==> inputs of run a <==
==> flow/design.v (excerpt) <==
module DCT_Custom_Instruction(clk,
                              reset,
                              dataa,
                              n,
                              clk_en,
                              start,
							                done,
                              result);
export LEC_CHECK = 0
export CAP_MARGIN = 15
export CORE_MARGIN = 3
export CORE_UTILIZATION = 72
export CTS_CLUSTER_SIZE = 34
export GPL_TIMING_DRIVEN = 1
export HOLD_SLACK_MARGIN = 0.25
export MAX_ROUTING_LAYER = met5
export PLACE_DENSITY = 0.71
export SETUP_SLACK_MARGIN = 0.81
export SLEW_MARGIN = 20
create_clock -name core_clock -period 13.8 [get_ports {clk}]
run.sh (not shown) runs the stock make flow with config.mk's settings and CLKGATE_MAP_FILE=.
==> run b: changes against run a <==
==> flow/config.mk (replaced) <==
export PLATFORM = sky130hd
export DESIGN_NAME = DCT_Custom_Instruction
export DESIGN_NICKNAME = DCT_Custom_Instruction
export VERILOG_FILES = /design/flow/design.v
export SDC_FILE = /design/flow/constraint.sdc
export NUM_CORES = 4
export LEC_CHECK = 0
export ABC_AREA = 1
export CAP_MARGIN = 20
export CELL_PAD_IN_SITES_GLOBAL_PLACEMENT = 3
export CORE_ASPECT_RATIO = 0.57
export CORE_MARGIN = 10
export CORE_UTILIZATION = 20
export CTS_CLUSTER_DIAMETER = 160
export GPL_ROUTABILITY_DRIVEN = 1
export GPL_TIMING_DRIVEN = 0
export HOLD_SLACK_MARGIN = 0.18
export MIN_ROUTING_LAYER = met2
export SLEW_MARGIN = 0
==> flow/constraint.sdc (replaced) <==
create_clock -name core_clock -period 16.0 [get_ports {clk}]
set_input_delay 3.2000 -clock core_clock [delete_from_list [all_inputs] [get_ports {clk}]]
set_output_delay 3.2000 -clock core_clock [all_outputs]
set_load 0.01 [all_outputs]
==> comparison table <==
	run b	run a
Fraction of the core area occupied by cells at floorplan	20.1%	72.9%
Placed instance area	0.140 mm²	0.126 mm²
Depth of the CTS H-tree	2	1
Number of gates given a new drive strength after cts	44	162
Cell area after synthesis	0.123 mm²	0.118 mm²
Area figure in the yosys stat output	0.123 mm²	0.118 mm²
Core region area	0.613 mm²	0.161 mm²
Count of different cell masters after synthesis	79	101
# rows	217	147
Post-Place Worst Slack	-1.87 ns	-0.610 ns
Height of the die	612 µm	410 µm
Overall die area	0.647 mm²	0.168 mm²
Die Width	1.06 mm	410 µm
Synthesized-area fraction occupied by ao, oa, aoi and oai cells	9.79%	10.8%
Run status	stopped before the end	failed layout checks
Failing step	global routing (5_1_grt)	-
Violated checks	-	setup timing
Clock buffer count from CTS	37	31
Gp weighted congestion	1.12	1.11
Cells after synthesis	15000	12600
DP Wirelength	780 mm	377 mm
Post-Synth Adder-Cell Area	52.9%	55.3%
Synthesized-area fraction occupied by xor and xnor cells	5.98%	7.42%
Placed Cells	23500	15400


==> zinc <==
==> flow/design.v <==
module DCT_Component (
    input clk,
    input reset,
    input [3:0] address,
    input signed [31:0] writedata,
    input write,
    input read,
    input chipselect,
    output reg signed [31:0] readdata
);
    parameter signed [31:0] c1 = 1420;
    parameter signed [31:0] c2 = 1338;
    parameter signed [31:0] c3 = 1204;
    parameter signed [31:0] c5 = 805;
    parameter signed [31:0] c6 = 554;
    parameter signed [31:0] c7 = 283;
    parameter s1 = 3;
    parameter s2 = 10;
    parameter s3 = 13; 
    reg signed [31:0] data1, data2, data3, data4, data5, data6, data7, data8;
    wire signed [31:0] result1, result2, result3, result4, result5, result6, result7, result8;
    wire signed [31:0] result1_, result2_, result3_, result4_, result5_, result6_, result7_, result8_;
    wire signed [31:0] x0, x1, x2, x3, x4, x5, x6, x7, x8;
    wire signed [31:0] x5_out, x8_out, x7_out;
    DCT_Stage1 stage1(
        .data1(data1), .data2(data2), .data3(data3), .data4(data4),
        .data5(data5), .data6(data6), .data7(data7), .data8(data8),
        .x0(x0), .x1(x1), .x2(x2), .x3(x3), .x5(x5), .x6(x6), .x7(x7), .x8(x8)
    );
    DCT_Stage2 stage2(
        .x8(x8), .x5(x5), .x7(x7), .x6(x6),
        .x4(x4), .x5_out(x5_out), .x8_out(x8_out), .x7_out(x7_out)
    );
    DCT_Stage3 stage3(
        .x4(x4), .x5_out(x5_out),
        .result1(result1), .result5(result5)
    );
    DCT_Stage3Col stage3col(
        .x4(x4), .x5_out(x5_out),
        .result1_(result1_), .result5_(result5_)
    );
    DCT_Stage4 stage4(
        .x0(x0), .x1(x1), .x2(x2), .x3(x3), .x8_out(x8_out), .x7_out(x7_out),
        .result3(result3), .result7(result7), .result8(result8), .result6(result6), .result4(result4), .result2(result2)
    );
    DCT_Stage4Col stage4col(
        .x0(x0), .x1(x1), .x2(x2), .x3(x3), .x8_out(x8_out), .x7_out(x7_out),
        .result3_(result3_), .result7_(result7_), .result8_(result8_), .result6_(result6_), .result4_(result4_), .result2_(result2_)
    );
    always @(posedge clk or posedge reset) begin
        if (reset) begin
            data1 <= 0;
            data2 <= 0;
            data3 <= 0;
            data4 <= 0;
            data5 <= 0;
            data6 <= 0;
            data7 <= 0;
            data8 <= 0;
            readdata <= 0;
        end else begin
            if (write && chipselect) begin
                case (address)
                    4'b0000: data1 <= writedata;
                    4'b0001: data2 <= writedata;
                    4'b0010: data3 <= writedata;
                    4'b0011: data4 <= writedata;
                    4'b0100: data5 <= writedata;
                    4'b0101: data6 <= writedata;
                    4'b0110: data7 <= writedata;
                    4'b0111: data8 <= writedata;
                endcase
            end
            if (read && chipselect) begin
                case (address)
                    4'b0000: readdata <= result1;
                    4'b0001: readdata <= result2;
                    4'b0010: readdata <= result3;
                    4'b0011: readdata <= result4;
                    4'b0100: readdata <= result5;
                    4'b0101: readdata <= result6;
                    4'b0110: readdata <= result7;
                    4'b0111: readdata <= result8;
                    4'b1000: readdata <= result1_;
                    4'b1001: readdata <= result2_;
                    4'b1010: readdata <= result3_;
                    4'b1011: readdata <= result4_;
                    4'b1100: readdata <= result5_;
                    4'b1101: readdata <= result6_;
                    4'b1110: readdata <= result7_;
                    4'b1111: readdata <= result8_;
                endcase
            end
        end
    end
defparam stage4.c1 = c1;
defparam stage4.c2 = c2;
defparam stage4.c3 = c3;
defparam stage4.c5 = c5;
defparam stage4.c6 = c6;
defparam stage4.c7 = c7;
defparam stage4.s1 = s1;
defparam stage4.s2 = s2;
defparam stage4.s3 = s3;
defparam stage4col.c1 = c1;
defparam stage4col.c2 = c2;
defparam stage4col.c3 = c3;
defparam stage4col.c5 = c5;
defparam stage4col.c6 = c6;
defparam stage4col.c7 = c7;
defparam stage4col.s1 = s1;
defparam stage4col.s2 = s2;
defparam stage4col.s3 = s3;
defparam stage3col.s1 = s1;
defparam stage3col.s2 = s2;
defparam stage3col.s3 = s3;
endmodule
module DCT_Stage1(
    input signed [31:0] data1, data2, data3, data4, data5, data6, data7, data8,
    output reg signed [31:0] x0, x1, x2, x3, x5, x6, x7, x8
);
    always @(*) begin
        x8 = data1 + data8;
        x0 = data1 - data8;
        x7 = data2 + data7;
        x1 = data2 - data7;
        x6 = data3 + data6;
        x2 = data3 - data6;
        x5 = data4 + data5;
        x3 = data4 - data5;
    end
endmodule
module DCT_Stage2(
    input signed [31:0] x8, x5, x7, x6,
    output reg signed [31:0] x4, x5_out, x8_out, x7_out
);
    always @(*) begin
        x4 = x8 + x5;
        x8_out = x8 - x5;
        x5_out = x7 + x6;
        x7_out = x7 - x6;
    end
endmodule
module DCT_Stage3(
    input signed [31:0] x4, x5_out,
    output reg signed [31:0] result1, result5
);
    always @(*) begin
        result1 = x4 + x5_out;
        result5 = x4 - x5_out;
    end
endmodule
module DCT_Stage3Col(
    input signed [31:0] x4, x5_out,
    output reg signed [31:0] result1_, result5_
);
    parameter s1 = 3;
    parameter s2 = 10;
    parameter s3 = 13; 
    always @(*) begin
        result1_ = (x4 + x5_out) >>> s1;
        result5_ = (x4 - x5_out) >>> s1;
    end
endmodule
module DCT_Stage4(
    input signed [31:0] x0, x1, x2, x3, x8_out, x7_out,
    output reg signed [31:0] result3, result7, result8, result6, result4, result2
);
    parameter signed [31:0] c1 = 1420;
    parameter signed [31:0] c2 = 1338;
    parameter signed [31:0] c3 = 1204;
    parameter signed [31:0] c5 = 805;
    parameter signed [31:0] c6 = 554;
    parameter signed [31:0] c7 = 283;
    parameter s1 = 3;
    parameter s2 = 10;
    parameter s3 = 13; 
    always @(*) begin
        result3 = (x8_out * c2 + x7_out * c6) >>> s2;
        result7 = (x8_out * c6 - x7_out * c2) >>> s2;
        result8 = (x0 * c7 - x1 * c5 + x2 * c3 - x3 * c1) >>> s2;
        result6 = (x0 * c5 - x1 * c1 + x2 * c7 + x3 * c3) >>> s2;
        result4 = (x0 * c3 - x1 * c7 - x2 * c1 - x3 * c5) >>> s2;
        result2 = (x0 * c1 + x1 * c3 + x2 * c5 + x3 * c7) >>> s2;
    end
endmodule
module DCT_Stage4Col(
    input signed [31:0] x0, x1, x2, x3, x8_out, x7_out,
    output reg signed [31:0] result3_, result7_, result8_, result6_, result4_, result2_
);
    parameter signed [31:0] c1 = 1420;
    parameter signed [31:0] c2 = 1338;
    parameter signed [31:0] c3 = 1204;
    parameter signed [31:0] c5 = 805;
    parameter signed [31:0] c6 = 554;
    parameter signed [31:0] c7 = 283;
    parameter s1 = 3;
    parameter s2 = 10;
    parameter s3 = 13; 
    always @(*) begin
        result3_ = (x8_out * c2 + x7_out * c6) >>> s3;
        result7_ = (x8_out * c6 - x7_out * c2) >>> s3;
        result8_ = (x0 * c7 - x1 * c5 + x2 * c3 - x3 * c1) >>> s3;
        result6_ = (x0 * c5 - x1 * c1 + x2 * c7 + x3 * c3) >>> s3;
        result4_ = (x0 * c3 - x1 * c7 - x2 * c1 - x3 * c5) >>> s3;
        result2_ = (x0 * c1 + x1 * c3 + x2 * c5 + x3 * c7) >>> s3;
    end
endmodule
module DCT_Custom_Instruction(clk,
                              reset,
                              dataa,
                              n,
                              clk_en,
                              start,
							                done,
                              result);
parameter c1 = 1420;
parameter c2 = 1338;
parameter c3 = 1204;
parameter c5 = 805;
parameter c6 = 554;
parameter c7 = 283;
parameter s1 = 3;
parameter s2 = 10;
parameter s3 = 13;   
  input clk;
  input reset;
  input signed [31:0] dataa;  
  input [4:0] n;
  input clk_en;
  input start;
  output done;
  output signed [31:0] result;
  wire [3:0] address;
  wire write;
  wire read;
  reg done_delay;
  assign write = (n<8);
  assign read = (n>7);
 assign address = (n == 1) ? 4'b0001 :
                   (n == 2) ? 4'b0010 :
                   (n == 3) ? 4'b0011 :
                   (n == 4) ? 4'b0100 :
                   (n == 5) ? 4'b0101 :
                   (n == 6) ? 4'b0110 :
                   (n == 7) ? 4'b0111 :
                   (n == 8) ? 4'b0000 :
                   (n == 9) ? 4'b0001 :
                   (n == 10) ? 4'b0010 :
                   (n == 11) ? 4'b0011 :
                   (n == 12) ? 4'b0100 :
                   (n == 13) ? 4'b0101 :
                   (n == 14) ? 4'b0110 :
                   (n == 15) ? 4'b0111 :
                   (n == 16) ? 4'b1000 :
                   (n == 17) ? 4'b1001 :
                   (n == 18) ? 4'b1010 :
                   (n == 19) ? 4'b1011 :
                   (n == 20) ? 4'b1100 :
                   (n == 21) ? 4'b1101 :
                   (n == 22) ? 4'b1110 :
                   (n == 23) ? 4'b1111 : 4'b0000;
  assign done = (n>7)? done_delay : start;
  always @ (posedge clk or posedge reset)
  begin
  if (reset)
		done_delay <= 0;
  else
		done_delay <= start & read;
  end
  DCT_Component wrapper_wiring(.clk(clk),
                               .reset(reset),
                               .address(address),
                               .writedata(dataa),
                               .write(write & start),
                               .read(read),
                               .chipselect(clk_en),
                               .readdata(result));
defparam wrapper_wiring.c1 = c1;
defparam wrapper_wiring.c2 = c2;
defparam wrapper_wiring.c3 = c3;
defparam wrapper_wiring.c5 = c5;
defparam wrapper_wiring.c6 = c6;
defparam wrapper_wiring.c7 = c7;
defparam wrapper_wiring.s1 = s1;
defparam wrapper_wiring.s2 = s2;
defparam wrapper_wiring.s3 = s3;
endmodule
==> flow/run.sh <==
#!/bin/bash
# the make line also repeats each setting of config.mk as NAME=value (left out here)
make -C /OpenROAD-flow-scripts/flow DESIGN_CONFIG=/design/flow/config.mk WORK_HOME=/design/flow/orfs CLKGATE_MAP_FILE= finish
==> flow/config.mk <==
export PLATFORM = sky130hd
export DESIGN_NAME = DCT_Custom_Instruction
export DESIGN_NICKNAME = DCT_Custom_Instruction
export VERILOG_FILES = /design/flow/design.v
export SDC_FILE = /design/flow/constraint.sdc
export NUM_CORES = 4
export LEC_CHECK = 0
export CAP_MARGIN = 20
export CORE_MARGIN = 2
export CORE_UTILIZATION = 59
export SLEW_MARGIN = 20
==> flow/constraint.sdc <==
create_clock -name core_clock -period 15.7 [get_ports {clk}]
set_input_delay 3.1400 -clock core_clock [delete_from_list [all_inputs] [get_ports {clk}]]
set_output_delay 3.1400 -clock core_clock [all_outputs]
set_load 0.01 [all_outputs]
==> inputs of cedar, as changes to zinc <==
--- a/flow/config.mk
+++ b/flow/config.mk
@@ -9,3 +9,3 @@
 export CORE_MARGIN = 2
-export CORE_UTILIZATION = 59
+export CORE_UTILIZATION = 40
 export SLEW_MARGIN = 20
==> flow/constraint.sdc (replaced) <==
create_clock -name core_clock -period 16.0 [get_ports {clk}]
set_input_delay 3.2000 -clock core_clock [delete_from_list [all_inputs] [get_ports {clk}]]
set_output_delay 3.2000 -clock core_clock [all_outputs]
set_load 0.01 [all_outputs]
==> inputs of garnet, as changes to zinc <==
--- a/flow/config.mk
+++ b/flow/config.mk
@@ -9,3 +9,4 @@
 export CORE_MARGIN = 2
-export CORE_UTILIZATION = 59
+export CORE_UTILIZATION = 57
+export SETUP_SLACK_MARGIN = 2.78
 export SLEW_MARGIN = 20
==> flow/constraint.sdc (replaced) <==
create_clock -name core_clock -period 11.1 [get_ports {clk}]
set_input_delay 2.2200 -clock core_clock [delete_from_list [all_inputs] [get_ports {clk}]]
set_output_delay 2.2200 -clock core_clock [all_outputs]
set_load 0.01 [all_outputs]
==> results <==
item	cedar	garnet	zinc
Hold_sp	wrapper_wiring.readdata[5]	wrapper_wiring.readdata[21]	wrapper_wiring.readdata[5]
Unrepaired setup endpoints after global routing	false	true	false
Register fraction of the total cell area	0.0571	0.0483	0.0578
Routing usage on met2	0.473	0.727	0.679
Maximum number of pins on one net before global-route repair	132	135	111
Via count of the first global-routing pass	95,000	115,000	99,800
Final-layout worst hold slack	0.482 ns	0.479 ns	0.494 ns
First-pass GRT wire length	631 mm	703 mm	647 mm
Starting Density	0.401	0.574	0.595
Layout area overhead	7.60%	27.4%	6.29%
Least-Margin Pin Slew	1.28 ns	1.28 ns	1.33 ns
Global-route usage over all layers	0.289	0.454	0.438
Via count	91,800	107,000	93,900
Cell depth of the worst flop-to-flop path	56	59	53
Buffers, non-clock	346	3,149	364
Levels on crit path	56	59	53
Status	complete, no violations	failed layout checks	complete, no violations
Reasons for failing layout checks	-	negative setup slack	-
Initial DRT Pass Iterations	7	8	8
Share of final layout cell area taken by clock buffers and inverters	0.0102	0.00782	0.00961
Filler cells	29,400	15,100	16,800
Placeable Area	293,000 um^2	205,000 um^2	198,000 um^2
Post-CTS resize count	0	313	0
Worst endpoint required time	16.43 ns	11.57 ns	16.18 ns
Share of the final layout cell area in multi-input gates	0.780	0.678	0.789


==> lagoon <==
RTL: the design.v shown in full above, as it stands there.
clock: 8.83 ns
lec_check: 0
abc_area: 1
cap_margin: 5
core_margin: 2
core_utilization: 68
cts_cluster_diameter: 290
cts_cluster_size: 37
setup_slack_margin: -0.74
slew_margin: 20
==> ember: changes against lagoon <==
ABC_AREA = default   (was 1)
CAP_MARGIN = 25   (was 5)
CELL_PAD_IN_SITES_GLOBAL_PLACEMENT = 3   (was default)
CORE_ASPECT_RATIO = 1.11   (was default)
CORE_UTILIZATION = 40   (was 68)
CTS_CLUSTER_DIAMETER = default   (was 290)
CTS_CLUSTER_SIZE = 78   (was 37)
GPL_TIMING_DRIVEN = 0   (was default)
MIN_ROUTING_LAYER = met2   (was default)
SETUP_SLACK_MARGIN = 1.43   (was -0.74)
SLEW_MARGIN = 10   (was 20)
TNS_END_PERCENT = 5   (was default)
==> flow/constraint.sdc (replaced) <==
create_clock -name core_clock -period 16.0 [get_ports {clk}]
set_input_delay 3.2000 -clock core_clock [delete_from_list [all_inputs] [get_ports {clk}]]
set_output_delay 3.2000 -clock core_clock [all_outputs]
set_load 0.01 [all_outputs]
==> willow: changes against lagoon <==
ABC_AREA = default   (was 1)
CAP_MARGIN = 20   (was 5)
CORE_UTILIZATION = 57   (was 68)
CTS_CLUSTER_DIAMETER = default   (was 290)
CTS_CLUSTER_SIZE = default   (was 37)
SETUP_SLACK_MARGIN = -1.12   (was -0.74)
SLEW_MARGIN = 25   (was 20)
==> flow/constraint.sdc (replaced) <==
create_clock -name core_clock -period 11.6 [get_ports {clk}]
set_input_delay 2.3200 -clock core_clock [delete_from_list [all_inputs] [get_ports {clk}]]
set_output_delay 2.3200 -clock core_clock [all_outputs]
set_load 0.01 [all_outputs]
==> comparison <==
ember completed with no timing, DRC or antenna violations. lagoon aborted during 5_1_grt. willow reached the layout checks and failed them: setup timing.
Between ember and willow, the lower fmax is in ember (gap 5.5%, measured against willow).
Of willow and ember, willow has the higher non-clock buffer count (gap 2222).
In synthesized area, willow and ember do not differ.
Between willow and ember, the lower via count is in willow (gap about 20%, measured against ember).
In ember the wire length is higher than in willow, by 5.2%.
Against willow, the final area of ember is smaller by 8.4%.
